Setup of the previous run:
Design top, start of the top module:
module top(
    input clk, rst,
    input [3:0] key_in,
    output [6:0] seg,
    output [7:0] sel,
    output reg [2:0] led, sel_led,
    output buz
);
==> flow/config.mk <==
export PLATFORM = sky130hd
export DESIGN_NAME = top
export DESIGN_NICKNAME = top
export VERILOG_FILES = /design/flow/design.v
export SDC_FILE = /design/flow/constraint.sdc
export NUM_CORES = 4
export LEC_CHECK = 0
export ABC_AREA = 0
export CAP_MARGIN = 20
export CORE_MARGIN = 2
export CORE_UTILIZATION = 72
export CTS_CLUSTER_DIAMETER = 26
export CTS_CLUSTER_SIZE = 15
export PLACE_DENSITY = 0.35
export SETUP_SLACK_MARGIN = 1.31
export SLEW_MARGIN = 20
==> flow/constraint.sdc <==
create_clock -name core_clock -period 4.52 [get_ports {clk}]
set_input_delay 0.9040 -clock core_clock [delete_from_list [all_inputs] [get_ports {clk}]]
set_output_delay 0.9040 -clock core_clock [all_outputs]
set_load 0.01 [all_outputs]
run.sh (not shown) runs the stock make flow with config.mk's settings and CLKGATE_MAP_FILE=.
The previous run: flow complete, layout not clean; failing: setup timing
Relative to the previous run, the following input files were edited for the current run:
-- flow/config.mk --
<<< the previous run, line 8
export ABC_AREA = 0
>>> the current run, line 8
export ABC_AREA = 1
<<< the previous run, line 11
export CORE_UTILIZATION = 72
export CTS_CLUSTER_DIAMETER = 26
>>> the current run, line 11
export CORE_UTILIZATION = 68
<<< the previous run, line 14
export PLACE_DENSITY = 0.35
export SETUP_SLACK_MARGIN = 1.31
>>> the current run, line 13
### Flow results
Not one of the previous run and the current run finished clean. The current run had finished all stages when the layout checks came back failing, citing setup timing. The previous run completed end to end; final checks failed (setup timing). Higher detailed-routing wirelength on met1 goes to the previous run over the current run. Setup TNS up 2450 ps in the current run wrt the previous run. The current run has fraction of power spent switching nets below what the previous run had. | global placer's final weighted congestion | higher: the current run |. Compared with the previous run, the current run shows a post-synthesis to final-layout area growth that is 1.8 points lower. The current run reports a lower synthesized area divided by synthesized cell count than the previous run does. The current run -> the previous run: number of sequential cells flat. The highest-delay cell along the critical path comes out dfrtp_1 in one run and a222oi_1 in the other, namely in the current run and the previous run respectively. Number of placed instances with taps included: higher on the current run. Summary — number of global-route vias before repair, the current run relative to the previous run: lower, by 215. Compared to the previous run, the current run has largest net degree at the start of global routing 16 lower.


== rev 12 ==
top again, from the RTL that the note above started with.
Settings: LEC_CHECK=0, CAP_MARGIN=20, CELL_PAD_IN_SITES_DETAIL_PLACEMENT=1, CORE_MARGIN=2, CORE_UTILIZATION=59, CTS_CLUSTER_DIAMETER=342, CTS_CLUSTER_SIZE=99, HOLD_SLACK_MARGIN=0.29, SETUP_SLACK_MARGIN=-0.99, SLEW_MARGIN=20; clock period 10.0 ns.
What rev 13 does differently from rev 12 at the input level:
- ABC_AREA newly set to 1
- SETUP_SLACK_MARGIN removed (was -0.99)
- HOLD_SLACK_MARGIN removed (was 0.29)
- CORE_UTILIZATION changed from 59 to 72
- CTS_CLUSTER_DIAMETER removed (was 342)
- CELL_PAD_IN_SITES_DETAIL_PLACEMENT removed (was 1)
- the clock period (ns, I/O delays scaled along) changed from 10.0 to 4.56
==> comparison <==
- Finished, but not clean: rev 13, with negative setup slack.
- Relative to rev 12, share of the yosys chip area belonging to registers has gone up in rev 13.
- In the final design statistics, rev 13 uses more standard cells in total than rev 12.
- Looking at leakage dissipation across rev 12 and rev 13, the one that comes out lower is rev 12.
- Re transition time at the pin with the least slew margin: rev 13 is 0.11 ns down on rev 12.
- On total placed instance area: rev 13 sits above rev 12.
- On worst setup slack, the lower figure sits with rev 13, not rev 12.
- Against rev 12, rev 13 comes in 10% lower on post-detailed-placement half-perimeter wirelength.
- Rev 12 -> rev 13: clock sink count delta 0, exact match
- Higher global-route wire length before repair was reported by rev 12, not rev 13.
- Cmp rev 12 and rev 13 / tally of unique sky130hd cells used after synthesis / higher: rev 12


Starting RTL as in the previous note.
Design top, start of the top module:
module top(
    input clk, rst,
    input [3:0] key_in,
    output [6:0] seg,
    output [7:0] sel,
    output reg [2:0] led, sel_led,
    output buz
);
make LEC_CHECK=0 CAP_MARGIN=0 CELL_PAD_IN_SITES_DETAIL_PLACEMENT=2 CELL_PAD_IN_SITES_GLOBAL_PLACEMENT=1 CORE_MARGIN=7 CORE_UTILIZATION=59 CTS_CLUSTER_SIZE=78 GPL_ROUTABILITY_DRIVEN=0 GPL_TIMING_DRIVEN=0 HOLD_SLACK_MARGIN=0.14 MAX_ROUTING_LAYER=met4 MIN_ROUTING_LAYER=met1 PLACE_DENSITY_LB_ADDON=0.02 SETUP_SLACK_MARGIN=0.01 SLEW_MARGIN=10 TNS_END_PERCENT=85 finish   # period 11.0 ns
The starting point died in detailed placement (3_5_place_dp).
Edit:
- CELL_PAD_IN_SITES_DETAIL_PLACEMENT: 2 -> default
- CORE_MARGIN: 7 -> 2
- CORE_UTILIZATION: 59 -> 65
- CTS_CLUSTER_SIZE: 78 -> 17
- GPL_ROUTABILITY_DRIVEN: 0 -> default
- GPL_TIMING_DRIVEN: 0 -> default
- HOLD_SLACK_MARGIN: 0.14 -> default
- MAX_ROUTING_LAYER: met4 -> met5
- PLACE_DENSITY_LB_ADDON: 0.02 -> default
- SETUP_SLACK_MARGIN: 0.01 -> default
- SLEW_MARGIN: 10 -> 20
- TNS_END_PERCENT: 85 -> default
- clock period: 11.0 -> 5.68 ns (I/O delays scaled with it)
=>
- The changed run produced a clean layout
- die area goes down by 21%
- area after synthesis does not change
- synthesized cell count is unchanged
Edit:
- ABC_AREA: default -> 1
- CELL_PAD_IN_SITES_GLOBAL_PLACEMENT: 1 -> 0
- CORE_UTILIZATION: 65 -> 72
- CTS_CLUSTER_DIAMETER: default -> 314
- PLACE_DENSITY: default -> 0.41
- clock period: 5.68 -> 4.72 ns (I/O delays scaled with it)
After rerunning:
- Now the flow finished with negative setup slack left
- clock power grows by 18%
- worst setup slack got worse by 0.61 ns
- routed wire length grows by 17%
- total power grows by 19%
- combinational power grows by about 20%
- hold slack barely changes
- design area grows by about 2.4%
- global-route usage grows by 5.6 points
- count of clock-buffer cells in the layout grows by 7
- cell count grows by about 12%
- die area shrinks by 11%
Edit:
- ABC_AREA: 1 -> default
- CORE_MARGIN: 2 -> 5
- CORE_UTILIZATION: 72 -> 61
- CTS_CLUSTER_DIAMETER: 314 -> default
- HOLD_SLACK_MARGIN: default -> 0.14
- PLACE_DENSITY: 0.41 -> default
- SETUP_SLACK_MARGIN: default -> 1.66
- clock period: 4.72 -> 9.7 ns (I/O delays scaled with it)
Effect: With this change the flow went through all stages and came out clean; synthesized cell count came out lower by 10%; hold slack gains 0.0031 ns; sequential share of layout area came out higher by 2.1 points; cell count came out lower by 12%; die size came out higher by 31%.
Edit:
- CORE_UTILIZATION: 61 -> 64
- CTS_CLUSTER_SIZE: 17 -> 50
- SETUP_SLACK_MARGIN: 1.66 -> 2.53
Effect: The new run went through all stages and came out clean. Register-to-register slack is worse by 0.07 ns. Final cell count shrinks by 1.2%. First-iteration DRC count grows by 26%. Power shrinks by 0.46%. Count of clock-buffer cells in the layout does not change. Sequential power stays flat.
Edit:
- CORE_MARGIN: 5 -> 2
- CORE_UTILIZATION: 64 -> 72
- CTS_CLUSTER_SIZE: 50 -> 17
- HOLD_SLACK_MARGIN: 0.14 -> 0.3
- SETUP_SLACK_MARGIN: 2.53 -> default
- clock period: 9.7 -> 4.72 ns (I/O delays scaled with it)
After rerunning: The changed run completed and failed the layout checks on negative setup slack. Count of clock-buffer cells in the layout shrinks by 1. First-iteration DRC count grows by well over a third. Die size shrinks by about a fifth. Area after synthesis stays the same. Wire length grows by a quarter to a third. Cell count grows by roughly a tenth. Worst setup slack got worse by 3.6 ns. Via count grows by about a fifth.


top again, from the RTL that the note above started with.
clock: 5.68 ns
lec_check: 0
cap_margin: 0
cell_pad_in_sites_global_placement: 1
core_margin: 2
core_utilization: 65
cts_cluster_size: 17
hold_slack_margin: 0.3
max_routing_layer: met5
min_routing_layer: met1
slew_margin: 20
Rerun with:
CELL_PAD_IN_SITES_GLOBAL_PLACEMENT = 0   (was 1)
CORE_UTILIZATION = 72   (was 65)
HOLD_SLACK_MARGIN = unset   (was 0.3)
clock period = 4.72 ns   (was 5.68 ns; I/O delays follow)
What happened: The new run produced a layout that fails on negative setup slack; routed wire length came out higher by a quarter to a third; cell count increases by a little under a tenth; count of clock-buffer cells in the layout falls by 2.
Rerun with:
CAP_MARGIN = 20   (was 0)
CELL_PAD_IN_SITES_GLOBAL_PLACEMENT = unset   (was 0)
CTS_CLUSTER_SIZE = unset   (was 17)
MAX_ROUTING_LAYER = unset   (was met5)
MIN_ROUTING_LAYER = unset   (was met1)
clock period = 7.99 ns   (was 4.72 ns; I/O delays follow)
=>
- The new run passed the timing, DRC and antenna checks
- worst setup slack is better by 1.6 ns
- count of clock-buffer cells in the layout rose by 1
- sequential power fell by 41%
- design area fell by 13%
- worst hold slack is worse by 0.013 ns
- sequential share of layout area rose by 4.7 points
- power fell by about 43%
- non-clock buffer count fell by 157
- wire length fell by about 26%
Rerun with:
ABC_AREA = 1   (was unset)
CORE_ASPECT_RATIO = 0.91   (was unset)
CTS_CLUSTER_SIZE = 37   (was unset)
PLACE_DENSITY = 0.42   (was unset)
clock period = 4.52 ns   (was 7.99 ns; I/O delays follow)
Result:
- Now the flow finished with negative setup slack left
- power rose by 81%
- design area rose by 11%
- hold slack improves by 0.013 ns
- sequential power rose by 76%
- via count rose by 19%
- flip-flop count stays the same


top again, from the RTL that the note above started with.
make LEC_CHECK=0 CAP_MARGIN=0 CELL_PAD_IN_SITES_GLOBAL_PLACEMENT=0 CORE_MARGIN=5 CORE_UTILIZATION=70 CTS_CLUSTER_SIZE=39 HOLD_SLACK_MARGIN=0.14 MAX_ROUTING_LAYER=met5 MIN_ROUTING_LAYER=met1 SETUP_SLACK_MARGIN=-0.7 SLEW_MARGIN=20 finish   # period 9.7 ns
The starting point completed with no timing, DRC or antenna violations.
Then changed:
--- a/flow/config.mk
+++ b/flow/config.mk
@@ -9,9 +9,9 @@
 export CELL_PAD_IN_SITES_GLOBAL_PLACEMENT = 0
 export CORE_MARGIN = 5
-export CORE_UTILIZATION = 70
-export CTS_CLUSTER_SIZE = 39
+export CORE_UTILIZATION = 68
+export CTS_CLUSTER_SIZE = 17
 export HOLD_SLACK_MARGIN = 0.14
 export MAX_ROUTING_LAYER = met5
 export MIN_ROUTING_LAYER = met1
-export SETUP_SLACK_MARGIN = -0.7
+export SETUP_SLACK_MARGIN = 1.66
 export SLEW_MARGIN = 20
Global-route usage is lower by 0.90 points.
Wire length is higher slightly.
Maximum frequency is higher slightly.
Cell count barely changes.
Design area is higher slightly.
Via count is lower slightly.
Then changed:
==> flow/config.mk (replaced) <==
export PLATFORM = sky130hd
export DESIGN_NAME = top
export DESIGN_NICKNAME = top
export VERILOG_FILES = /design/flow/design.v
export SDC_FILE = /design/flow/constraint.sdc
export NUM_CORES = 4
export LEC_CHECK = 0
export ABC_AREA = 1
export CAP_MARGIN = 0
export CELL_PAD_IN_SITES_GLOBAL_PLACEMENT = 1
export CORE_MARGIN = 5
export CORE_UTILIZATION = 52
export CTS_CLUSTER_DIAMETER = 178
export CTS_CLUSTER_SIZE = 100
export HOLD_SLACK_MARGIN = 0.14
export MAX_ROUTING_LAYER = met5
export MIN_ROUTING_LAYER = met1
export PLACE_DENSITY_LB_ADDON = 0.24
export SETUP_SLACK_MARGIN = 1.27
export SLEW_MARGIN = 20
export TNS_END_PERCENT = 30
=>
- cell count rose by 15%
- clock skew stays flat
- cell area fell by 0.61%
- routed wire length fell by 1.2%
- power fell by 2.9%
- setup slack gains 0.89 ns
- global-route usage fell by 6.2 points
Then changed:
--- a/flow/config.mk
+++ b/flow/config.mk
@@ -6,5 +6,4 @@
 export NUM_CORES = 4
 export LEC_CHECK = 0
-export ABC_AREA = 1
 export CAP_MARGIN = 0
 export CELL_PAD_IN_SITES_GLOBAL_PLACEMENT = 1
@@ -17,5 +16,4 @@
 export MIN_ROUTING_LAYER = met1
 export PLACE_DENSITY_LB_ADDON = 0.24
-export SETUP_SLACK_MARGIN = 1.27
+export SETUP_SLACK_MARGIN = -0.36
 export SLEW_MARGIN = 20
-export TNS_END_PERCENT = 30
Clock power falls by about 2%.
Setup slack got worse by 1.1 ns.
Core utilization falls by 1.5 points.


juniper:
Starting RTL as in the previous note.
Settings: LEC_CHECK=0, ABC_AREA=0, CAP_MARGIN=0, CELL_PAD_IN_SITES_GLOBAL_PLACEMENT=0, CORE_MARGIN=2, CORE_UTILIZATION=72, CTS_CLUSTER_DIAMETER=314, CTS_CLUSTER_SIZE=17, MAX_ROUTING_LAYER=met5, MIN_ROUTING_LAYER=met1, PLACE_DENSITY_LB_ADDON=0.04, SETUP_SLACK_MARGIN=1.35, SLEW_MARGIN=20; clock period 4.72 ns.
| juniper | all stages done | FAIL | setup timing |
Relative to juniper, the following input files were edited for violet:
- clearing CTS_CLUSTER_DIAMETER, which used to be 314
- clearing PLACE_DENSITY_LB_ADDON, which used to be 0.04
- swapping 1.35 for -0.28 in SETUP_SLACK_MARGIN
- putting HOLD_SLACK_MARGIN at -0.09 where nothing was set
- putting PLACE_DENSITY at 0.43 where nothing was set
- swapping 17 for 45 in CTS_CLUSTER_SIZE
- swapping 0 for 1 in ABC_AREA
- violet finished all stages; layout check result: FAIL, due to setup timing.
- juniper finished every stage; the final checks, however, were not passed, the failures being setup timing.
- Delta(clock skew, violet - juniper) < 0
- juniper has a lower count of inverters other than clock inverters in the layout than violet.
- In violet, met3 usage is lower than in juniper.
- violet vs. juniper: detailed-placement wirelength estimate fell 1.5 mm, cell depth of the worst setup path rose 11, part of the total power dissipated in the clock network fell 1.3 points.
- Relative to juniper, count of mapped cells out of synthesis increased by 127 in violet.
- Power density of the placed cells grows by a few percent when moving from juniper to violet.
--- input diff violet..amber ---
- removing PLACE_DENSITY (formerly 0.43)
- removing SETUP_SLACK_MARGIN (formerly -0.28)
- removing MAX_ROUTING_LAYER (formerly met5)
- removing MIN_ROUTING_LAYER (formerly met1)
- changing CTS_CLUSTER_SIZE from 45 to 24
- removing CELL_PAD_IN_SITES_GLOBAL_PLACEMENT (formerly 0)
- removing ABC_AREA (formerly 1)
- removing HOLD_SLACK_MARGIN (formerly -0.09)
- changing CAP_MARGIN from 0 to 20
- changing the clock period (ns, I/O delays scaled along) from 4.72 to 4.81
==> comparison <==
Area after synthesis in amber is 180 µm² above violet.
amber ran in full, but the layout does not pass; the checks complain about setup timing.
amber ends up with lower sequential share of layout area than violet does.
Setup slack: amber less than violet
Per the comparison of amber with violet, number of vias per cell after detailed routing went up by 13%; total power grew by 0.043 mW; final cell area excluding filler cells +650 µm².
For the critical path depth, amber came in 12 lower than violet did.
Lower count of inserted antenna diode cells goes to violet over amber.
Side by side, switching component of the power turned out higher in amber than in violet.
For the post-route clock period utilization, amber came in 8.4 points higher than violet did.
In amber, number of global-route vias before repair is higher than in violet.
Inputs modified between amber and lagoon:
- clearing CTS_CLUSTER_SIZE, which used to be 24
- swapping 72 for 16 in CORE_UTILIZATION
- swapping 4.81 for 14.9 in the clock period (ns, I/O delays scaled along)
## What came out
- Internal power summed over all cells sits lower in lagoon than in amber.
- [lagoon] overall power of the completed layout fell about 70% relative to amber
- lagoon | status: complete | timing, DRC, antenna: pass
- lagoon vs amber: worst hold slack after final layout down in lagoon
- From amber to lagoon the numbers moved as follows: number of instances in the placed design climbed 485; final routed wirelength across all metal layers dropped about 22%; initial cell density of the core dropped 58 points; number of antenna violations at the first check in global routing dropped 1; data arrival time of the worst path climbed 1.14 ns.
Power and IR drop assume default switching activity.
